==> 09-19 <==
==> flow/design.v <==
module edge_detector (
    input clock,
    input resetn,
    input increment_button,
    input tunning,
    output reg increment_signal
);
reg increment_button_prev;
reg reset_delay;  
always @(posedge clock or negedge resetn) begin
    if (!resetn) begin
        increment_button_prev <= 0;
        increment_signal <= 0;
        reset_delay <= 1'b1;  
    end else begin
        if (reset_delay != 1'b0) begin
            reset_delay <= reset_delay - 1'b1;
            increment_signal <= 0;  
        end else begin
            if (!increment_button_prev && increment_button && tunning) begin
                increment_signal <= 1;  
            end else begin
                increment_signal <= 0;  
            end
        end
        increment_button_prev <= increment_button;  
    end
end
endmodule
module my_counter #
(
    parameter counter_size = 31,
    parameter counter_limit = 32'd50000000
)
(
    input clock,
    input resetn,
    input enable,
    output reg [counter_size:0] counter
);
always @ (posedge clock or negedge resetn)
begin
    if (resetn == 1'b0) begin
        counter <= 'b0;
    end
    else begin
        if (enable == 1'b1) begin
            if (counter == counter_limit) begin
                counter <= 'b0;
            end
            else begin
                counter <= counter + 1'b1;
            end    
        end
        else begin
            counter <= counter;
        end
    end
end
endmodule
module my_signal_pulse #(
	parameter signal_period_one = 32'd50000000
)
(
input clock,
input resetn,
input [31:0] counter, 
output reg signal_gen
);
always @ (posedge clock or negedge resetn)
begin
  if(resetn == 1'b0) begin
    signal_gen <= 1'b0;
   end  
   else begin
	if(counter == signal_period_one) begin
		signal_gen <= 1'b1;
	end
	else begin
		signal_gen <= 1'b0;
	end
   end 
end
endmodule
module my_decoder (
    input clock,
    input resetn,
    input [31:0] seconds_in,
    input [31:0] minutes_in,
    input [31:0] hours_in,
    output reg [47:0] segment_out  
);
function [7:0] digit_to_segment;
    input [3:0] digit;
    case (digit)
        4'd0: digit_to_segment = 8'b11000000;  
        4'd1: digit_to_segment = 8'b11111001;  
        4'd2: digit_to_segment = 8'b10100100;  
        4'd3: digit_to_segment = 8'b10110000;  
        4'd4: digit_to_segment = 8'b10011001;  
        4'd5: digit_to_segment = 8'b10010010;  
        4'd6: digit_to_segment = 8'b10000010;  
        4'd7: digit_to_segment = 8'b11111000;  
        4'd8: digit_to_segment = 8'b10000000;  
        4'd9: digit_to_segment = 8'b10010000;  
        default: digit_to_segment = 8'b11000000;  
    endcase
endfunction
always @(posedge clock or negedge resetn) begin
    if (!resetn) begin
        segment_out <= {digit_to_segment(4'd0), digit_to_segment(4'd0), digit_to_segment(4'd0),
		  digit_to_segment(4'd0), digit_to_segment(4'd0), digit_to_segment(4'd0)};  
    end else begin
        if (seconds_in < 32'd60 && minutes_in < 32'd60 && hours_in < 32'd24) begin
            segment_out[7:0]   <= digit_to_segment(seconds_in % 10);  
            segment_out[15:8]  <= digit_to_segment(seconds_in / 10);  
            segment_out[23:16] <= digit_to_segment(minutes_in % 10);  
            segment_out[31:24] <= digit_to_segment(minutes_in / 10);  
            segment_out[39:32] <= digit_to_segment(hours_in % 10);    
            segment_out[47:40] <= digit_to_segment(hours_in / 10);    
        end else begin
            segment_out <= {digit_to_segment(4'd0), digit_to_segment(4'd0), digit_to_segment(4'd0), 
				digit_to_segment(4'd0), digit_to_segment(4'd0), digit_to_segment(4'd0)}; 
        end
    end
end
endmodule
module my_top_architecture (
    input clock,
    input resetn,
    input tunning,  
    input mode_switch,  
    input increment_button,  
    output wire [47:0] segment_out
);
wire [31:0] main_counter;
wire [31:0] seconds_counter;
wire [31:0] minutes_counter;
wire [31:0] hours_counter;
wire enable_seconds_counter;
wire enable_minutes_counter;
wire enable_hours_counter;
wire increment_signal;  
edge_detector edge_detector_inst (
    .clock(clock),
    .resetn(resetn),
    .increment_button(increment_button),
    .tunning(tunning),
    .increment_signal(increment_signal)
);
my_counter #(
    .counter_size(31),
    .counter_limit(32'd999)  
) main_counter_inst (
    .clock(clock),
    .resetn(resetn),
    .enable(1'b1),  
    .counter(main_counter)
);
my_signal_pulse #(
    .signal_period_one(32'd999)  
) my_signal_pulse_inst (
    .clock(clock),
    .resetn(resetn),
    .counter(main_counter),
    .signal_gen(enable_seconds_counter)  
);
my_counter #(
    .counter_size(31),
    .counter_limit(32'd59)  
) seconds_counter_inst (
    .clock(clock),
    .resetn(resetn),
    .enable(enable_seconds_counter && !tunning),  
    .counter(seconds_counter)
);
assign enable_minutes_counter = (enable_seconds_counter && (seconds_counter == 32'd59) && !tunning);
my_counter #(
    .counter_size(31),
    .counter_limit(32'd59)
) minutes_counter_inst (
    .clock(clock),
    .resetn(resetn),
    .enable(enable_minutes_counter || (increment_signal && mode_switch)),  
    .counter(minutes_counter)
);
assign enable_hours_counter = (enable_minutes_counter && (minutes_counter == 32'd59) && !tunning);
my_counter #(
    .counter_size(31),
    .counter_limit(32'd23)  
) hours_counter_inst (
    .clock(clock),
    .resetn(resetn),
    .enable(enable_hours_counter || (increment_signal && !mode_switch)),  
    .counter(hours_counter)
);
my_decoder my_decoder_inst (
    .clock(clock),
    .resetn(resetn),
    .seconds_in(seconds_counter),
    .minutes_in(minutes_counter),
    .hours_in(hours_counter),
    .segment_out(segment_out)
);
endmodule
==> flow/run.sh <==
#!/bin/bash
# the make line also repeats each setting of config.mk as NAME=value (left out here)
make -C /OpenROAD-flow-scripts/flow DESIGN_CONFIG=/design/flow/config.mk WORK_HOME=/design/flow/orfs CLKGATE_MAP_FILE= finish
==> flow/config.mk <==
export PLATFORM = sky130hd
export DESIGN_NAME = my_top_architecture
export DESIGN_NICKNAME = my_top_architecture
export VERILOG_FILES = /design/flow/design.v
export SDC_FILE = /design/flow/constraint.sdc
export NUM_CORES = 4
export LEC_CHECK = 0
export ABC_AREA = 1
export CAP_MARGIN = 0
export CELL_PAD_IN_SITES_DETAIL_PLACEMENT = 1
export CELL_PAD_IN_SITES_GLOBAL_PLACEMENT = 3
export CORE_ASPECT_RATIO = 1.99
export CORE_MARGIN = 2
export CORE_UTILIZATION = 23
export CTS_CLUSTER_DIAMETER = 381
export CTS_CLUSTER_SIZE = 17
export GPL_TIMING_DRIVEN = 0
export PLACE_DENSITY = 0.6
export SLEW_MARGIN = 0
export TNS_END_PERCENT = 45
==> flow/constraint.sdc <==
create_clock -name core_clock -period 15.0 [get_ports {clock}]
set_input_delay 3.0000 -clock core_clock [delete_from_list [all_inputs] [get_ports {clock}]]
set_output_delay 3.0000 -clock core_clock [all_outputs]
set_load 0.01 [all_outputs]
==> 04-26 (differences from 09-19) <==
ABC_AREA = not set   (was 1)
CAP_MARGIN = 20   (was 0)
CELL_PAD_IN_SITES_DETAIL_PLACEMENT = not set   (was 1)
CELL_PAD_IN_SITES_GLOBAL_PLACEMENT = not set   (was 3)
CORE_ASPECT_RATIO = not set   (was 1.99)
CORE_UTILIZATION = 66   (was 23)
CTS_CLUSTER_DIAMETER = 220   (was 381)
CTS_CLUSTER_SIZE = not set   (was 17)
GPL_TIMING_DRIVEN = not set   (was 0)
PLACE_DENSITY = not set   (was 0.6)
SLEW_MARGIN = 20   (was 0)
TNS_END_PERCENT = not set   (was 45)
==> flow/constraint.sdc (replaced) <==
create_clock -name core_clock -period 12.1 [get_ports {clock}]
set_input_delay 2.4200 -clock core_clock [delete_from_list [all_inputs] [get_ports {clock}]]
set_output_delay 2.4200 -clock core_clock [all_outputs]
set_load 0.01 [all_outputs]
==> 10-13 (differences from 09-19) <==
ABC_AREA = not set   (was 1)
CAP_MARGIN = 20   (was 0)
CELL_PAD_IN_SITES_DETAIL_PLACEMENT = not set   (was 1)
CELL_PAD_IN_SITES_GLOBAL_PLACEMENT = not set   (was 3)
CORE_ASPECT_RATIO = not set   (was 1.99)
CORE_UTILIZATION = 65   (was 23)
CTS_CLUSTER_DIAMETER = not set   (was 381)
CTS_CLUSTER_SIZE = not set   (was 17)
GPL_TIMING_DRIVEN = not set   (was 0)
SETUP_SLACK_MARGIN = 3.89   (was not set)
SLEW_MARGIN = 20   (was 0)
TNS_END_PERCENT = not set   (was 45)
==> comparison table <==
item                                                                      09-19                            10-13                           04-26
Worst path most repeated cell                                           nand2_2                            buf_4                           buf_4
Unrepaired setup endpoints after global routing                           false                             true                               -
Mean instance size in the synthesized netlist                       6.595 sq um                      7.594 sq um                     7.594 sq um
Floorplan die height                                              387.8 microns                    193.9 microns                   192.4 microns
Worst path setup slack after routing                                    3038 ps                          2871 ps                        458.6 ps
Dominant cell area share                                                 24.54%                           17.83%                          17.83%
Routed wl met3                                                      709 microns                         9.735 mm                        5.518 mm
Tmin final                                                            11,960 ps                        12,130 ps                       11,640 ps
Final hold slack                                                       404.8 ps                         474.3 ps                        467.0 ps
Number of multi-input logic gates                                         1,958                            2,546                           2,534
Post-Place Worst Slack                                                  2752 ps                          1056 ps                       -172.0 ps
Tool warnings                                                                57                               60                              61
Wire length the detailed router placed on met1                         19.95 mm                         33.26 mm                        29.15 mm
Outcome                                                          finished clean                   finished clean                  finished clean
Yosys Instances                                                           2,582                            3,086                           3,086
Worst reg2reg path endpoint                      my_decoder_inst.segment_out[4]  my_decoder_inst.segment_out[20]  my_decoder_inst.segment_out[3]
Inverters excl. clock                                                       426                              122                             122
Number of vias per cell                                                   4.628                            7.790                           7.262
Area share of buffers outside the clock network                          4.061%                           11.37%                          6.681%


==> run a: inputs <==
Starts from the design.v that is shown in full above.
==> flow/config.mk <==
export PLATFORM = sky130hd
export DESIGN_NAME = my_top_architecture
export DESIGN_NICKNAME = my_top_architecture
export VERILOG_FILES = /design/flow/design.v
export SDC_FILE = /design/flow/constraint.sdc
export NUM_CORES = 4
export LEC_CHECK = 0
export ABC_AREA = 1
export CAP_MARGIN = 20
export CORE_MARGIN = 2
export CORE_UTILIZATION = 72
export GPL_ROUTABILITY_DRIVEN = 1
export MAX_ROUTING_LAYER = met5
export MIN_ROUTING_LAYER = met1
export PLACE_DENSITY_LB_ADDON = 0.2
export SETUP_SLACK_MARGIN = 0.49
export SLEW_MARGIN = 40
==> flow/constraint.sdc <==
create_clock -name core_clock -period 12.6 [get_ports {clock}]
set_input_delay 2.5200 -clock core_clock [delete_from_list [all_inputs] [get_ports {clock}]]
set_output_delay 2.5200 -clock core_clock [all_outputs]
set_load 0.01 [all_outputs]
run.sh (not shown) runs the stock make flow with config.mk's settings and CLKGATE_MAP_FILE=.
==> run b (differences from run a) <==
Settings changed: CTS_CLUSTER_SIZE set to 73, PLACE_DENSITY_LB_ADDON 0.2 to 0.05, SETUP_SLACK_MARGIN 0.49 to -0.51, SLEW_MARGIN 40 to 5.
==> flow/constraint.sdc (replaced) <==
create_clock -name core_clock -period 10.7 [get_ports {clock}]
set_input_delay 2.1400 -clock core_clock [delete_from_list [all_inputs] [get_ports {clock}]]
set_output_delay 2.1400 -clock core_clock [all_outputs]
set_load 0.01 [all_outputs]
==> run c (differences from run a) <==
Settings changed: ABC_AREA 1 to not set, CORE_UTILIZATION 72 to 40, GPL_ROUTABILITY_DRIVEN 1 to not set, MAX_ROUTING_LAYER met5 to not set, MIN_ROUTING_LAYER met1 to not set, PLACE_DENSITY set to 0.6, PLACE_DENSITY_LB_ADDON 0.2 to not set, SETUP_SLACK_MARGIN 0.49 to not set, SLEW_MARGIN 40 to 20.
==> flow/constraint.sdc (replaced) <==
create_clock -name core_clock -period 15.0 [get_ports {clock}]
set_input_delay 3.0000 -clock core_clock [delete_from_list [all_inputs] [get_ports {clock}]]
set_output_delay 3.0000 -clock core_clock [all_outputs]
set_load 0.01 [all_outputs]
==> qor summary <==
| item | run c | run b | run a |
|---|---|---|---|
| Uppermost layer routed | met4 | - | met4 |
| Status | timing/DRC/antenna clean | stopped before the end | timing/DRC/antenna clean |
| Stage where the flow stopped | - | global routing | - |
| Area inside the core boundary | 0.0578 mm^2 | 0.0233 mm^2 | 0.0233 mm^2 |
| Final Worst Setup Slack | 993 ps | - | 746 ps |
| Area of the multi-input gates | 0.0174 mm^2 | - | 0.0120 mm^2 |
| Adder-cell share of the synthesized area | 2.36% | 2.94% | 2.94% |
| Number of multi-input combinational cells in the layout | 2532 | - | 1958 |
| 1st-iter DRT viols | 2619 | - | 2013 |
| Area fraction in compound gates | 34.4% | 7.02% | 7.02% |
| Measured slew at the worst slew-check pin | 1060 ps | - | 954 ps |
| Cell with the biggest individual delay on the critical path | sky130_fd_sc_hd__o32ai_2 | - | sky130_fd_sc_hd__dfrtp_1 |


==> 06-08: inputs <==
Starts from the design.v that is shown in full above.
Settings: LEC_CHECK=0, CAP_MARGIN=20, CORE_MARGIN=2, CORE_UTILIZATION=65, PLACE_DENSITY=0.6, SLEW_MARGIN=20; clock period 10.3 ns.
==> inputs of 08-12, as changes to 06-08 <==
CORE_MARGIN = 7   (was 2)
CORE_UTILIZATION = 66   (was 65)
CTS_CLUSTER_DIAMETER = 400   (was default)
CTS_CLUSTER_SIZE = 99   (was default)
PLACE_DENSITY = 0.42   (was 0.6)
TNS_END_PERCENT = 5   (was default)
==> flow/constraint.sdc (replaced) <==
create_clock -name core_clock -period 15.0 [get_ports {clock}]
set_input_delay 3.0000 -clock core_clock [delete_from_list [all_inputs] [get_ports {clock}]]
set_output_delay 3.0000 -clock core_clock [all_outputs]
set_load 0.01 [all_outputs]
==> results <==
06-08 never finished: it broke off in global routing. 08-12 finished with timing, DRC and antenna clean. In 06-08 the die size is smaller than in 08-12, by 8.3%. Area after synthesis is the same in 06-08 and 08-12. Synthesized cell count is the same in 08-12 and 06-08.


==> v13 <==
Starts from the design.v that is shown in full above.
export LEC_CHECK = 0
export ABC_AREA = 1
export CAP_MARGIN = 20
export CORE_MARGIN = 2
export CORE_UTILIZATION = 72
export PLACE_DENSITY = 0.6
export SLEW_MARGIN = 20
create_clock -name core_clock -period 16.5 [get_ports {clock}]
==> v23 (differences from v13) <==
--- a/flow/config.mk
+++ b/flow/config.mk
@@ -9,5 +9,8 @@
 export CAP_MARGIN = 20
 export CORE_MARGIN = 2
-export CORE_UTILIZATION = 72
-export PLACE_DENSITY = 0.6
+export CORE_UTILIZATION = 70
+export CTS_CLUSTER_DIAMETER = 380
+export CTS_CLUSTER_SIZE = 36
+export PLACE_DENSITY = 0.64
+export SETUP_SLACK_MARGIN = 2.85
 export SLEW_MARGIN = 20
==> flow/constraint.sdc (replaced) <==
create_clock -name core_clock -period 9.65 [get_ports {clock}]
set_input_delay 1.9300 -clock core_clock [delete_from_list [all_inputs] [get_ports {clock}]]
set_output_delay 1.9300 -clock core_clock [all_outputs]
set_load 0.01 [all_outputs]
==> qor summary <==
| metric | v23 | v13 |
|---|---|---|
| Initial Utilization | 70.64% | 72.98% |
| Cells resized by post-CTS repair | 348 | 0 |
| Worst slack, placed | -1412 ps | 5144 ps |
| Standard cell area after detailed placement | 19,370 um2 | 17,640 um2 |
| Run status | did not finish | timing/DRC/antenna clean |
| Failing step | 5_1_grt | - |
| Area of the placeable core | 24,110 um2 | 23,330 um2 |
| Placed Instances | 3,076 | 2,925 |
| Chip area | 25,590 um2 | 24,900 um2 |
| AO/OA Area Share | 7.017% | 7.017% |
| Share of the yosys chip area belonging to registers | 25.62% | 25.62% |
| Site Rows | 57 | 56 |
| Post-DP HPWL | 31,920 um | 28,990 um |
| Setup Buffers After CTS | 75 | 0 |
| RD Place Congestion | 0.9078 | 0.9731 |
| Chip Width | 160.0 um | 157.8 um |
| Height of the die | 160.0 um | 157.8 um |


==> lagoon: inputs <==
Starts from the design.v that is shown in full above.
clock: 21.0 ns
lec_check: 0
abc_area: 1
cap_margin: 20
core_margin: 2
core_utilization: 72
place_density: 0.6
slew_margin: 20
==> maple (differences from lagoon) <==
- CTS_CLUSTER_SIZE: default -> 72
- GPL_ROUTABILITY_DRIVEN: default -> 1
- MAX_ROUTING_LAYER: default -> met5
- MIN_ROUTING_LAYER: default -> met1
- PLACE_DENSITY: 0.6 -> 0.66
- SETUP_SLACK_MARGIN: default -> -0.62
- SLEW_MARGIN: 20 -> 5
==> flow/constraint.sdc (replaced) <==
create_clock -name core_clock -period 11.3 [get_ports {clock}]
set_input_delay 2.2600 -clock core_clock [delete_from_list [all_inputs] [get_ports {clock}]]
set_output_delay 2.2600 -clock core_clock [all_outputs]
set_load 0.01 [all_outputs]
==> yarrow (differences from lagoon) <==
- CORE_UTILIZATION: 72 -> 66
- SETUP_SLACK_MARGIN: default -> 3.14
- SLEW_MARGIN: 20 -> 40
==> flow/constraint.sdc (replaced) <==
create_clock -name core_clock -period 12.0 [get_ports {clock}]
set_input_delay 2.4000 -clock core_clock [delete_from_list [all_inputs] [get_ports {clock}]]
set_output_delay 2.4000 -clock core_clock [all_outputs]
set_load 0.01 [all_outputs]
==> comparison <==
yarrow never finished: it broke off in global routing on ODB-0269. lagoon completed without violations. maple finished but failed the layout checks on negative setup slack.
Of maple and lagoon, maple has the higher wire length (gap about 15%, measured against lagoon).
In synthesized cell count, yarrow and lagoon do not differ.
Of lagoon and maple, maple has the higher clock skew (gap 3.3 ps).
Against maple, the non-clock buffer count of lagoon is lower by 57.
